==> run F: inputs <==
==> flow/design.v (excerpt) <==
module triangle(clk, reset, nt, xi, yi, busy, po, xo, yo);
input        clk, reset, nt;
input  [2:0] xi, yi;
output       busy, po;
output [2:0] xo, yo;
reg busy, po;
reg [4:0] state, next_state;  
reg [6:0] x_cor[0:2];         
reg [6:0] y_cor[0:2];         
reg [1:0] s0_count;           
reg s1_count;                 
reg s2_count;                 
reg s7_count;                 
reg [4:0] horiz;              
reg [3:0] out_count;          
reg signed [8:0] a[0:1];      
reg signed [8:0] b[0:1];      
reg signed [8:0] c[0:1];      
reg [3:0] ep, save_ep;        
reg signed [7:0] value;       
reg [1:0] o_idx;              
reg [2:0] xo, yo;             
reg loc;                      
reg [3:0] start;              
parameter s0=5'd0,s1=5'd1,s2=5'd2,s3=5'd3,s4=5'd4,s5=5'd5,s6=5'd6,s7=5'd7;
integer i,j;
always @(posedge clk or posedge reset)begin
    if(reset) state<=s0;
    else state<=next_state;
end
always @(*)begin
    case(state)
        s0:next_state=(s0_count==2'd3)?s1:s0;
        s1:next_state=(s1_count==1'b1)?s2:s1;
        s2:next_state=(out_count==y_cor[0]||out_count==y_cor[1]||out_count==y_cor[2])?s5:((s2_count==1'b1)?((value==8'd0)?s5:((value[7]==1'b0)?s3:s4)):s2);
        s3:next_state=(o_idx==2'd2)?s5:s2;
        s4:next_state=(o_idx==2'd1)?s5:s2;
        s5:next_state=(out_count==y_cor[0]||out_count==y_cor[2])?s6:((loc==1'b0)?((out_count==y_cor[1])?((start==x_cor[1])?s6:s5):((start==ep)?s6:s5)):((start==x_cor[0])?s6:s5));
        s6:next_state=(out_count==y_cor[2])?s7:s2;
        s7:next_state=(s7_count==1'b1)?s0:s7;
        default:next_state=s0;
    endcase
end
always @(posedge clk or posedge reset)begin
    if(reset) busy<=1'b0;
    else begin
        if(state==s7&&s7_count==1'b1) busy<=1'b0;
  ...
export LEC_CHECK = 0
export ABC_AREA = 0
export CAP_MARGIN = 20
export CORE_MARGIN = 2
export CORE_UTILIZATION = 72
export CTS_CLUSTER_DIAMETER = 293
export CTS_CLUSTER_SIZE = 100
export HOLD_SLACK_MARGIN = -0.05
export PLACE_DENSITY = 0.89
export SLEW_MARGIN = 5
create_clock -name core_clock -period 5.0 [get_ports {clk}]
run.sh (not shown) runs the stock make flow with config.mk's settings and CLKGATE_MAP_FILE=.
==> run H (differences from run F) <==
Settings changed: ABC_AREA 0 to 1, CTS_CLUSTER_DIAMETER 293 to 366, CTS_CLUSTER_SIZE 100 to 99, HOLD_SLACK_MARGIN -0.05 to default, PLACE_DENSITY 0.89 to default, SLEW_MARGIN 5 to 20, TNS_END_PERCENT from default to 5.
==> flow/constraint.sdc (replaced) <==
create_clock -name core_clock -period 1.39 [get_ports {clk}]
set_input_delay 0.2780 -clock core_clock [delete_from_list [all_inputs] [get_ports {clk}]]
set_output_delay 0.2780 -clock core_clock [all_outputs]
set_load 0.01 [all_outputs]
==> notes <==
Run H finished but failed the layout checks on setup timing. Run F went through all stages and came out clean.
Against run F, the synthesized area of run H is higher by about 5%.
Flip-flop count is the same in run F and run H.
In run F the sequential share of layout area is higher than in run H, by 4.9 points.
Between run F and run H, the lower via count is in run F (gap about 35%, measured against run H).
Against run H, the die size of run F is smaller by about 4.6%.

==> v1 <==
==> flow/design.v <==
`timescale 100ps/10ps
module triangle(clk, reset, nt, xi, yi, busy, po, xo, yo);
input        clk, reset, nt;
input  [2:0] xi, yi;
output       busy, po;
output [2:0] xo, yo;
reg busy, po;
reg [4:0] state, next_state;  
reg [6:0] x_cor[0:2];         
reg [6:0] y_cor[0:2];         
reg [1:0] s0_count;           
reg s1_count;                 
reg s2_count;                 
reg s7_count;                 
reg [4:0] horiz;              
reg [3:0] out_count;          
reg signed [8:0] a[0:1];      
reg signed [8:0] b[0:1];      
reg signed [8:0] c[0:1];      
reg [3:0] ep, save_ep;        
reg signed [7:0] value;       
reg [1:0] o_idx;              
reg [2:0] xo, yo;             
reg loc;                      
reg [3:0] start;              
parameter s0=5'd0,s1=5'd1,s2=5'd2,s3=5'd3,s4=5'd4,s5=5'd5,s6=5'd6,s7=5'd7;
integer i,j;
always @(posedge clk or posedge reset)begin
    if(reset) state<=s0;
    else state<=next_state;
end
always @(*)begin
    case(state)
        s0:next_state=(s0_count==2'd3)?s1:s0;
        s1:next_state=(s1_count==1'b1)?s2:s1;
        s2:next_state=(out_count==y_cor[0]||out_count==y_cor[1]||out_count==y_cor[2])?s5:((s2_count==1'b1)?((value==8'd0)?s5:((value[7]==1'b0)?s3:s4)):s2);
        s3:next_state=(o_idx==2'd2)?s5:s2;
        s4:next_state=(o_idx==2'd1)?s5:s2;
        s5:next_state=(out_count==y_cor[0]||out_count==y_cor[2])?s6:((loc==1'b0)?((out_count==y_cor[1])?((start==x_cor[1])?s6:s5):((start==ep)?s6:s5)):((start==x_cor[0])?s6:s5));
        s6:next_state=(out_count==y_cor[2])?s7:s2;
        s7:next_state=(s7_count==1'b1)?s0:s7;
        default:next_state=s0;
    endcase
end
always @(posedge clk or posedge reset)begin
    if(reset) busy<=1'b0;
    else begin
        if(state==s7&&s7_count==1'b1) busy<=1'b0;
        else if(state==s0&&s0_count==2'd0&&nt==1'b0) busy<=1'b0;
        else busy<=1'b1;
    end
end
always @(posedge clk or posedge reset)begin
    if(reset) s0_count<=2'd0;
    else begin
        if(state==s7) s0_count<=2'd0;
        else if(state==s0&&s0_count==2'd0&&nt==1'b0) s0_count<=2'd0;
        else s0_count<=s0_count+2'd1;
    end
end
always @(posedge clk or posedge reset)begin
    if(reset)begin
        s1_count<=1'b0;
    end
    else begin
        if(state==s1) s1_count<=1'b1;
        else s1_count<=1'b0;
    end
end
always @(posedge clk or posedge reset)begin
    if(reset)begin
        s2_count<=1'b0;
    end
    else begin
        if(state==s2) s2_count<=1'b1;
        else s2_count<=1'b0;
    end
end
always @(posedge clk or posedge reset)begin
    if(reset)begin
        s7_count<=1'b0;
    end
    else begin
        if(state==s7) s7_count<=1'b1;
        else s7_count<=1'b0;
    end
end
always @(posedge clk or posedge reset)begin
    if(reset)begin
        loc<=1'b0;
    end
    else begin
        if(state==s1)begin
            if(x_cor[1]>x_cor[0]) loc<=1'b0;
            else loc<=1'b1;
        end
    end
end
always @(posedge clk or posedge reset)begin
    if(reset)begin
        for(i=0;i<2;i=i+1)begin
            a[i]<=9'd0;
        end
    end
    else begin
        case(state)
            s1:begin
                if(loc==1'b0)begin
                    a[0]<=($signed(y_cor[1])-$signed(y_cor[0]));
                    a[1]<=($signed(y_cor[2])-$signed(y_cor[1]));
                end
                else begin
                    a[0]<=($signed(y_cor[1])-$signed(y_cor[0]));
                    a[1]<=(~($signed(y_cor[2])-$signed(y_cor[1])))+9'd1;
                end
            end
        endcase
    end
end
always @(posedge clk or posedge reset)begin
    if(reset)begin
        for(i=0;i<2;i=i+1)begin
            b[i]<=9'd0;
        end
    end
    else begin
        case(state)
            s1:begin
                if(loc==1'b0)begin
                    b[0]<=(~($signed(x_cor[1])-$signed(x_cor[0])))+9'd1;
                    b[1]<=(~($signed(x_cor[2])-$signed(x_cor[1])))+9'd1;
                end
                else begin
                    b[0]<=(~($signed(x_cor[1])-$signed(x_cor[0])))+9'd1;
                    b[1]<=($signed(x_cor[2])-$signed(x_cor[1]));
                end
            end
        endcase
    end
end
always @(posedge clk or posedge reset)begin
    if(reset)begin
        for(i=0;i<2;i=i+1)begin
            c[i]<=9'd0;
        end
    end
    else begin
        case(state)
            s1:begin
                if(loc==1'b0)begin
                    c[0]<=($signed(y_cor[0]*x_cor[1])-$signed(y_cor[1]*x_cor[0]));
                    c[1]<=($signed(y_cor[1]*x_cor[2])-$signed(y_cor[2]*x_cor[1]));
                end
                else begin
                    c[0]<=($signed(y_cor[0]*x_cor[1])-$signed(y_cor[1]*x_cor[0]));
                    c[1]<=(~($signed(y_cor[1]*x_cor[2])-$signed(y_cor[2]*x_cor[1])))+9'd1;
                end
            end
        endcase
    end
end
always @(posedge clk or posedge reset)begin
    if(reset)begin
        for(i=0;i<3;i=i+1)begin
            x_cor[i]<=7'd0;
        end
    end
    else begin
        case(state)
            s0:begin
                x_cor[s0_count]<=xi;
            end
        endcase
    end
end
always @(posedge clk or posedge reset)begin
    if(reset)begin
        for(i=0;i<3;i=i+1)begin
            y_cor[i]<=7'd0;
        end
    end
    else begin
        case(state)
            s0:begin
                y_cor[s0_count]<=yi;
            end
        endcase
    end
end
always @(posedge clk or posedge reset)begin
    if(reset) begin
        horiz<=5'd0;
    end
    else begin
        case(state)
            s1:begin
                horiz<=(x_cor[1]-x_cor[0]);
            end
        endcase
    end
end
always @(posedge clk or posedge reset)begin
    if(reset)begin
        out_count<=4'd0;
    end
    else begin
        case(state)
            s1:out_count<=y_cor[0];
            s6:out_count<=out_count+4'd1;
        endcase
    end
end
always @(posedge clk or posedge reset)begin
    if(reset)begin
        ep<=4'd0;
    end
    else begin
        if(loc==1'b0)begin
            if(state==s6) ep<=save_ep;
            else if(state==s3)begin
                if(out_count<y_cor[1])begin
                    if(o_idx==2'd2) ep<=ep;
                    else ep<=ep+4'd1;
                end
                else ep<=ep-4'd1;
            end
            else if(state==s4)begin
                if(out_count<y_cor[1]) ep<=ep-4'd1;
                else begin
                    if(o_idx==2'd1) ep<=ep;
                    else ep<=ep+4'd1;
                end
            end
            else ep<=ep;
        end
        else begin
            if(state==s6) ep<=save_ep;
            else if(state==s3)begin
                if(out_count<y_cor[1])begin
                    if(o_idx==2'd2) ep<=ep;
                    else ep<=ep-4'd1;
                end
                else ep<=ep+4'd1;
            end
            else if(state==s4)begin
                if(out_count<y_cor[1]) ep<=ep+4'd1;
                else begin
                    if(o_idx==2'd1) ep<=ep;
                    else ep<=ep-4'd1;
                end
            end
            else ep<=ep;
        end
    end
end
always @(posedge clk or posedge reset)begin
    if(reset)begin
        o_idx<=2'd0;
    end
    else begin
        if(state==s3) o_idx<=2'd1;
        else if(state==s4) o_idx<=2'd2;
        else if(state==s5) o_idx<=2'd0;
    end
end
always @(posedge clk or posedge reset)begin
    if(reset)begin
        save_ep<=4'd0;
    end
    else begin
        if(state==s1) save_ep<=(x_cor[0]+x_cor[1])>>1;
    end
end
always @(posedge clk or posedge reset)begin
    if(reset)begin
        value<=8'd0;
    end
    else begin
        if(state==s2) begin
            if(out_count==y_cor[0]||out_count==y_cor[1]||out_count==y_cor[2]) value<=8'd0;
            else if(out_count<y_cor[1]) begin
                value<=(a[0]*$signed(ep))+(b[0]*$signed(out_count))+c[0];
            end
            else begin
                value<=(a[1]*$signed(ep))+(b[1]*$signed(out_count))+c[1];
            end
        end
    end
end
always @(posedge clk or posedge reset)begin
    if(reset) po<=1'b0;
    else if(state==s5) po<=1'b1;
    else po<=1'b0;
end
always @(posedge clk)begin
    if(state==s5) start<=start+4'd1;
    else begin
        if(loc==1'b0) start<=x_cor[0];
        else begin
            if(out_count==y_cor[1]) start<=x_cor[1];
            else start<=ep;
        end
    end
end
always @(posedge clk or posedge reset)begin
    if(reset)begin
        xo<=3'd0;
    end
    else begin
        if(state==s5)begin
            if(out_count==y_cor[0]) xo<=x_cor[0];
            else if(out_count==y_cor[2]) xo<=x_cor[2];
            else xo<=start;
        end
    end
end
always @(posedge clk or posedge reset)begin
    if(reset)begin
        yo<=3'd0;
    end
    else begin
        if(state==s5)begin
            if(out_count==y_cor[0]) yo<=y_cor[0];
            else if(out_count==y_cor[2]) yo<=y_cor[2];
            else yo<=out_count;
        end
    end
end
endmodule
==> flow/run.sh <==
#!/bin/bash
# the make line also repeats each setting of config.mk as NAME=value (left out here)
make -C /OpenROAD-flow-scripts/flow DESIGN_CONFIG=/design/flow/config.mk WORK_HOME=/design/flow/orfs CLKGATE_MAP_FILE= finish
==> flow/config.mk <==
export PLATFORM = sky130hd
export DESIGN_NAME = triangle
export DESIGN_NICKNAME = triangle
export VERILOG_FILES = /design/flow/design.v
export SDC_FILE = /design/flow/constraint.sdc
export NUM_CORES = 4
export LEC_CHECK = 0
export ABC_AREA = 0
export CAP_MARGIN = 0
export CORE_ASPECT_RATIO = 1.39
export CORE_MARGIN = 3
export CORE_UTILIZATION = 72
export CTS_CLUSTER_DIAMETER = 304
export CTS_CLUSTER_SIZE = 14
export PLACE_DENSITY_LB_ADDON = 0.06
export SETUP_SLACK_MARGIN = 0.88
export SLEW_MARGIN = 40
==> flow/constraint.sdc <==
create_clock -name core_clock -period 3.0 [get_ports {clk}]
set_input_delay 0.6000 -clock core_clock [delete_from_list [all_inputs] [get_ports {clk}]]
set_output_delay 0.6000 -clock core_clock [all_outputs]
set_load 0.01 [all_outputs]
==> v7 (differences from v1) <==
ABC_AREA = 1   (was 0)
CAP_MARGIN = 20   (was 0)
CORE_ASPECT_RATIO = default   (was 1.39)
CORE_MARGIN = 2   (was 3)
CTS_CLUSTER_DIAMETER = default   (was 304)
CTS_CLUSTER_SIZE = default   (was 14)
PLACE_DENSITY_LB_ADDON = default   (was 0.06)
SETUP_SLACK_MARGIN = 0.94   (was 0.88)
SLEW_MARGIN = 20   (was 40)
==> flow/constraint.sdc (replaced) <==
create_clock -name core_clock -period 5.04 [get_ports {clk}]
set_input_delay 1.0080 -clock core_clock [delete_from_list [all_inputs] [get_ports {clk}]]
set_output_delay 1.0080 -clock core_clock [all_outputs]
set_load 0.01 [all_outputs]
==> v33 (differences from v1) <==
ABC_AREA = default   (was 0)
CAP_MARGIN = 20   (was 0)
CORE_ASPECT_RATIO = default   (was 1.39)
CORE_MARGIN = 2   (was 3)
CORE_UTILIZATION = 66   (was 72)
CTS_CLUSTER_DIAMETER = default   (was 304)
CTS_CLUSTER_SIZE = default   (was 14)
PLACE_DENSITY_LB_ADDON = default   (was 0.06)
SETUP_SLACK_MARGIN = default   (was 0.88)
SLEW_MARGIN = 20   (was 40)
==> flow/constraint.sdc (replaced) <==
create_clock -name core_clock -period 4.74 [get_ports {clk}]
set_input_delay 0.9480 -clock core_clock [delete_from_list [all_inputs] [get_ports {clk}]]
set_output_delay 0.9480 -clock core_clock [all_outputs]
set_load 0.01 [all_outputs]
==> summary.txt <==
run metrics: outcome=aborted with a tool error, Stopped at=global routing, error message=[ERROR DPL-0038] Utilization greater than 100%, impossible to legalize, Core Region=0.0131 mm^2, hpwl dp=19.6 mm, pre-CTS setup slack=-1.55 ns, Seq/Total Area, Yosys=0.266
the above is filed under v1

==> summary.txt <==
run results: Logic area=0.00675 mm^2, Seq/Total Area, Yosys=0.253, Core Region=0.0139 mm^2, pre-CTS setup slack=0.352 ns, RR Endpoint=value[6], max-cap violations=0, Final GP Congestion=0.926, outcome=complete, no violations
the above is filed under v7

==> summary.txt <==
run results: Seq/Total Area, Yosys=0.266, pre-CTS setup slack=0.0957 ns, Logic area=0.00660 mm^2, outcome=complete, no violations, Core Region=0.0145 mm^2, hpwl dp=18.8 mm
the above is filed under v33

